## alpha
// fm_lpr_fir
module fm_lpr_fir (
    input  logic        clock,
    input  logic        reset,
    input  logic [31:0] x_in,
    output logic        x_rd_en,
    input  logic        x_empty,
    output logic [31:0] y_out,
    input  logic        y_out_full,
    output logic        y_wr_en
);
localparam AUDIO_LPR_COEFF_TAPS = 32;
localparam [AUDIO_LPR_COEFF_TAPS*32-1:0] AUDIO_LPR_COEFFS = {
    32'hfffffffd, 32'hfffffffa, 32'hfffffff4, 32'hffffffed, 32'hffffffe5, 32'hffffffdf, 32'hffffffe2, 32'hfffffff3,
    32'h00000015, 32'h0000004e, 32'h0000009b, 32'h000000f9, 32'h0000015d, 32'h000001be, 32'h0000020e, 32'h00000243,
    32'h00000243, 32'h0000020e, 32'h000001be, 32'h0000015d, 32'h000000f9, 32'h0000009b, 32'h0000004e, 32'h00000015,
    32'hfffffff3, 32'hffffffe2, 32'hffffffdf, 32'hffffffe5, 32'hffffffed, 32'hfffffff4, 32'hfffffffa, 32'hfffffffd
};
fir #(
    .TAPS(AUDIO_LPR_COEFF_TAPS),
    .DECIMATION(8),
    .DATA_SIZE(32),
    .GLOBAL_COEFF(AUDIO_LPR_COEFFS),
    .UNROLL(4)
) fir_lpr_inst (
    .clock(clock),
    .reset(reset),
    .x_in(x_in),
    .x_rd_en(x_rd_en),
    .x_empty(x_empty),
  ...
For scale: ~14000 cells after synthesis, about 1400 flip-flops, about 70 I/O pins, roughly 130000 sq um of cells after synthesis.
Settings: LEC_CHECK=0, CAP_MARGIN=15, CORE_MARGIN=2, CORE_UTILIZATION=72, CTS_CLUSTER_DIAMETER=49, CTS_CLUSTER_SIZE=10, SLEW_MARGIN=20; clock period 6.3 ns.
run.sh (not shown) runs the stock make flow with config.mk's settings and CLKGATE_MAP_FILE=.
alpha had finished all stages when the layout checks came back failing, citing setup timing.
[inputs] beta vs alpha
Settings: CTS_CLUSTER_DIAMETER now 336, was 49; SETUP_SLACK_MARGIN now 1.03, previously not set.
## What came out
- beta: complete, dirty (setup timing)
- Final critical delay including setup and external delays was higher in the run labelled alpha.
- From alpha to beta, site row count did not move at all.
- Cmp alpha and beta / total of fill cells in the finished design / lower: beta

Starting RTL as in the previous note.
clock: 7.6 ns
lec_check: 0
cap_margin: 20
cell_pad_in_sites_detail_placement: 1
cell_pad_in_sites_global_placement: 1
core_aspect_ratio: 0.99
core_margin: 10
core_utilization: 62
cts_cluster_size: 68
gpl_routability_driven: 0
hold_slack_margin: 0.11
min_routing_layer: met1
slew_margin: 0
tns_end_percent: 25
The starting point failed in global routing.
Then changed:
Settings changed: ABC_AREA set to 1, CAP_MARGIN 20 to 5, CELL_PAD_IN_SITES_GLOBAL_PLACEMENT 1 to not set, CORE_ASPECT_RATIO 0.99 to not set, CORE_MARGIN 10 to 2, CORE_UTILIZATION 62 to 42, CTS_CLUSTER_SIZE 68 to 69, GPL_ROUTABILITY_DRIVEN 0 to 1, HOLD_SLACK_MARGIN 0.11 to not set, PLACE_DENSITY set to 0.41, SLEW_MARGIN 0 to 20, TNS_END_PERCENT 25 to 30.
Clock period 7.6 ns to 7.57 ns, I/O delays scaled along.
Effect:
- This time the run completed, yet does not pass: negative setup slack
- synthesized cell count came out higher by about 12%
- die size grows by about 40%
- synthesized area is higher by 0.91%

red:
fm_lpr_fir again, from the RTL that the note above started with.
clock: 12.0 ns
lec_check: 0
cap_margin: 20
cell_pad_in_sites_detail_placement: 2
cell_pad_in_sites_global_placement: 2
core_aspect_ratio: 1.69
core_margin: 10
core_utilization: 71
cts_cluster_diameter: 167
gpl_routability_driven: 1
gpl_timing_driven: 0
max_routing_layer: met4
min_routing_layer: met2
place_density: 0.37
setup_slack_margin: 0.18
slew_margin: 35
red failed in global placement without I/O (3_1_place_gp_skip_io) with GPL-0301.
> inputs changed (red -> blue)
- a change of CORE_MARGIN from 10 to 2
- a deleted CELL_PAD_IN_SITES_GLOBAL_PLACEMENT that had been 2
- a deleted CELL_PAD_IN_SITES_DETAIL_PLACEMENT that had been 2
- a deleted GPL_TIMING_DRIVEN that had been 0
- an added CTS_CLUSTER_SIZE of 25
- a deleted CTS_CLUSTER_DIAMETER that had been 167
- a change of SLEW_MARGIN from 35 to 20
- a deleted MIN_ROUTING_LAYER that had been met2
- a deleted GPL_ROUTABILITY_DRIVEN that had been 1
- a deleted MAX_ROUTING_LAYER that had been met4
- a deleted SETUP_SLACK_MARGIN that had been 0.18
- a deleted PLACE_DENSITY that had been 0.37
- a deleted CORE_ASPECT_RATIO that had been 1.69
- a change of CORE_UTILIZATION from 71 to 68
- a change of the clock period (ns, I/O delays scaled along) from 12.0 to 7.82
==> results <==
- Layout checks on blue: not met. Flow itself completed; violations: setup timing.
- Diff red..blue | fraction of synthesized cell area in xor and xnor cells | unchanged
- Looking at placeable core region, blue sits 0.0071 mm² above red.
- Total cells reported by yosys after synthesis came out exactly the same in blue and red.
Inputs modified between blue and green:
- an added PLACE_DENSITY_LB_ADDON of 0.0
- a change of CORE_UTILIZATION from 68 to 72
- an added MAX_ROUTING_LAYER of met4
- an added SETUP_SLACK_MARGIN of -0.5
- an added CTS_CLUSTER_DIAMETER of 381
- a deleted CTS_CLUSTER_SIZE that had been 25
- a change of the clock period (ns, I/O delays scaled along) from 7.82 to 7.32
Notes after the runs:
[green] flow finished | final checks: failed | reasons: setup timing. Fraction of area in registers: blue vs green — no meaningful difference. blue leaves more setup margin than green. Compared with blue, green shows a lower measured slew at the worst slew-check pin. Changes observed in green relative to blue: via count +2,076, gate count after technology mapping saw little to no change, number of cells on the critical path now sits lower, global-route wire length before repair shows an increase of 2900 µm.
## Diff of input files: orange against green
- clearing MAX_ROUTING_LAYER, which used to be met4
- swapping 72 for 40 in CORE_UTILIZATION
- clearing PLACE_DENSITY_LB_ADDON, which used to be 0.0
- clearing SETUP_SLACK_MARGIN, which used to be -0.5
- clearing CTS_CLUSTER_DIAMETER, which used to be 381
- swapping 7.32 for 12.0 in the clock period (ns, I/O delays scaled along)
==> results <==
- green finished all stages; layout check result: FAIL, due to setup timing.
- No stage failed in orange, and the final checks on the layout all came back clean.
- Where core outline area is concerned, green is better than orange.
- Comparing sequential share of layout area for green and orange, the smaller number came from green.
- orange ends up with a via count that is 11% lower than in green.
- Diff green -> orange: data-path buffer share of cell area in the final layout now smaller, routed wire length now smaller, final area now smaller, overall global routing resource usage now smaller.
Inputs modified between orange and purple:
- an added CTS_CLUSTER_SIZE of 15
- a change of CORE_UTILIZATION from 40 to 70
- a change of the clock period (ns, I/O delays scaled along) from 12.0 to 7.76
Findings:
[purple] flow finished | final checks: failed | reasons: setup timing
Looking only at measured slew at the worst slew-check pin, and setting everything else aside, the lower value of orange and purple goes to orange.
Of orange and purple, the run reporting the higher number of clock buffer instances in the layout was orange.
Utilization for purple: 37 points up relative to orange
purple: core footprint is 0.14 mm² lower than what orange reported.
Count of filler cells inserted in the layout was lower in the run labelled purple.

run A:
Starting RTL as in the previous note.
Settings: LEC_CHECK=0, CAP_MARGIN=20, CELL_PAD_IN_SITES_DETAIL_PLACEMENT=1, CELL_PAD_IN_SITES_GLOBAL_PLACEMENT=1, CORE_ASPECT_RATIO=0.99, CORE_MARGIN=10, CORE_UTILIZATION=16, CTS_CLUSTER_SIZE=68, GPL_ROUTABILITY_DRIVEN=0, HOLD_SLACK_MARGIN=0.23, MIN_ROUTING_LAYER=met2, SLEW_MARGIN=0, TNS_END_PERCENT=25; clock period 7.6 ns.
No crash in run A: every stage finished, but the layout fails its final checks due to negative setup slack.
Input-level comparison between run B and run A:
- SLEW_MARGIN changed from 0 to 20
- CORE_MARGIN changed from 10 to 2
- HOLD_SLACK_MARGIN removed (was 0.23)
- CORE_ASPECT_RATIO removed (was 0.99)
- CELL_PAD_IN_SITES_GLOBAL_PLACEMENT removed (was 1)
- SETUP_SLACK_MARGIN newly set to 0.91
- CORE_UTILIZATION changed from 16 to 72
- TNS_END_PERCENT removed (was 25)
- GPL_ROUTABILITY_DRIVEN removed (was 0)
- CTS_CLUSTER_SIZE removed (was 68)
- CELL_PAD_IN_SITES_DETAIL_PLACEMENT removed (was 1)
- MIN_ROUTING_LAYER removed (was met2)
- the clock period (ns, I/O delays scaled along) changed from 7.6 to 7.63
--- outcome ---
- There was hardly any difference in sequential share of the synthesized area between run A and run B.
- Run B ended with less number of cells after detailed placement than run A.
- Worst endpoint data arrival time up 0.34 ns in run B wrt run A
- Compared with run A, run B shows a filler-free cell count of the finished design that is 32% lower.
- Going from run A to run B, the clock-buffer cell count was found to have gone down by 33.
- Fraction of area in registers (higher): run B
- Summary: final routed wirelength across all metal layers, run B better than run A
- To summarise run B: no stage aborted, but the layout did not pass its checks, failing on negative setup slack.
- Measured against each other, run B and run A differ in synthesis-to-finish area growth, the higher figure coming from run A.
Setup changes, run B to run C
- CORE_UTILIZATION now 40, was 72
- SETUP_SLACK_MARGIN now 2.96, was 0.91
- the clock period (ns, I/O delays scaled along) now 11.1, was 7.63
==> results <==
Run C reached the end of the flow, and the finished layout is clean on the timing, DRC and antenna checks. Run C vs. run B: wire length dropped 27000 µm; combined area of the multi-input logic cells dropped about 0.9%; number of signal-net buffers in the layout dropped 664; worst setup slack climbed 3.77 ns.

Starting RTL as in the previous note.
export LEC_CHECK = 0
export ABC_AREA = 0
export CAP_MARGIN = 20
export CELL_PAD_IN_SITES_DETAIL_PLACEMENT = 0
export CORE_MARGIN = 2
export CORE_UTILIZATION = 67
export CTS_CLUSTER_SIZE = 59
export SETUP_SLACK_MARGIN = -0.47
export SLEW_MARGIN = 20
export TNS_END_PERCENT = 45
create_clock -name core_clock -period 7.16 [get_ports {clock}]
The first run finished but fails on negative setup slack.
Next try:
ABC_AREA = 1   (was 0)
CORE_UTILIZATION = 18   (was 67)
CTS_CLUSTER_SIZE = 98   (was 59)
PLACE_DENSITY_LB_ADDON = 0.16   (was not set)
SETUP_SLACK_MARGIN = not set   (was -0.47)
clock period = 12.0 ns   (was 7.16 ns; I/O delays follow)
Now the flow passed the timing, DRC and antenna checks.
Synthesized cell count goes up by 12%.
Die area goes up to 3.7 times its value.
Cell area goes up by 1.2%.
Hold slack improved by 12 ps.
Clock skew goes up by 36 ps.
Sequential cell count stays the same.
Count of clock-buffer cells in the layout goes up by 67.
Maximum frequency goes down by 19%.
Wire length goes up by 41%.
Next try:
ABC_AREA = not set   (was 1)
CELL_PAD_IN_SITES_DETAIL_PLACEMENT = 1   (was 0)
CORE_UTILIZATION = 40   (was 18)
CTS_CLUSTER_SIZE = not set   (was 98)
GPL_ROUTABILITY_DRIVEN = 0   (was not set)
PLACE_DENSITY_LB_ADDON = not set   (was 0.16)
SETUP_SLACK_MARGIN = 0.18   (was not set)
TNS_END_PERCENT = not set   (was 45)
The new run finished with timing, DRC and antenna clean.
Final area fell by 5.6%.
Count of clock-buffer cells in the layout fell by 38.
Cell count fell by 28%.
Worst setup slack got worse by 360 ps.
Synthesized area fell by 0.91%.
Wire length fell by 25%.
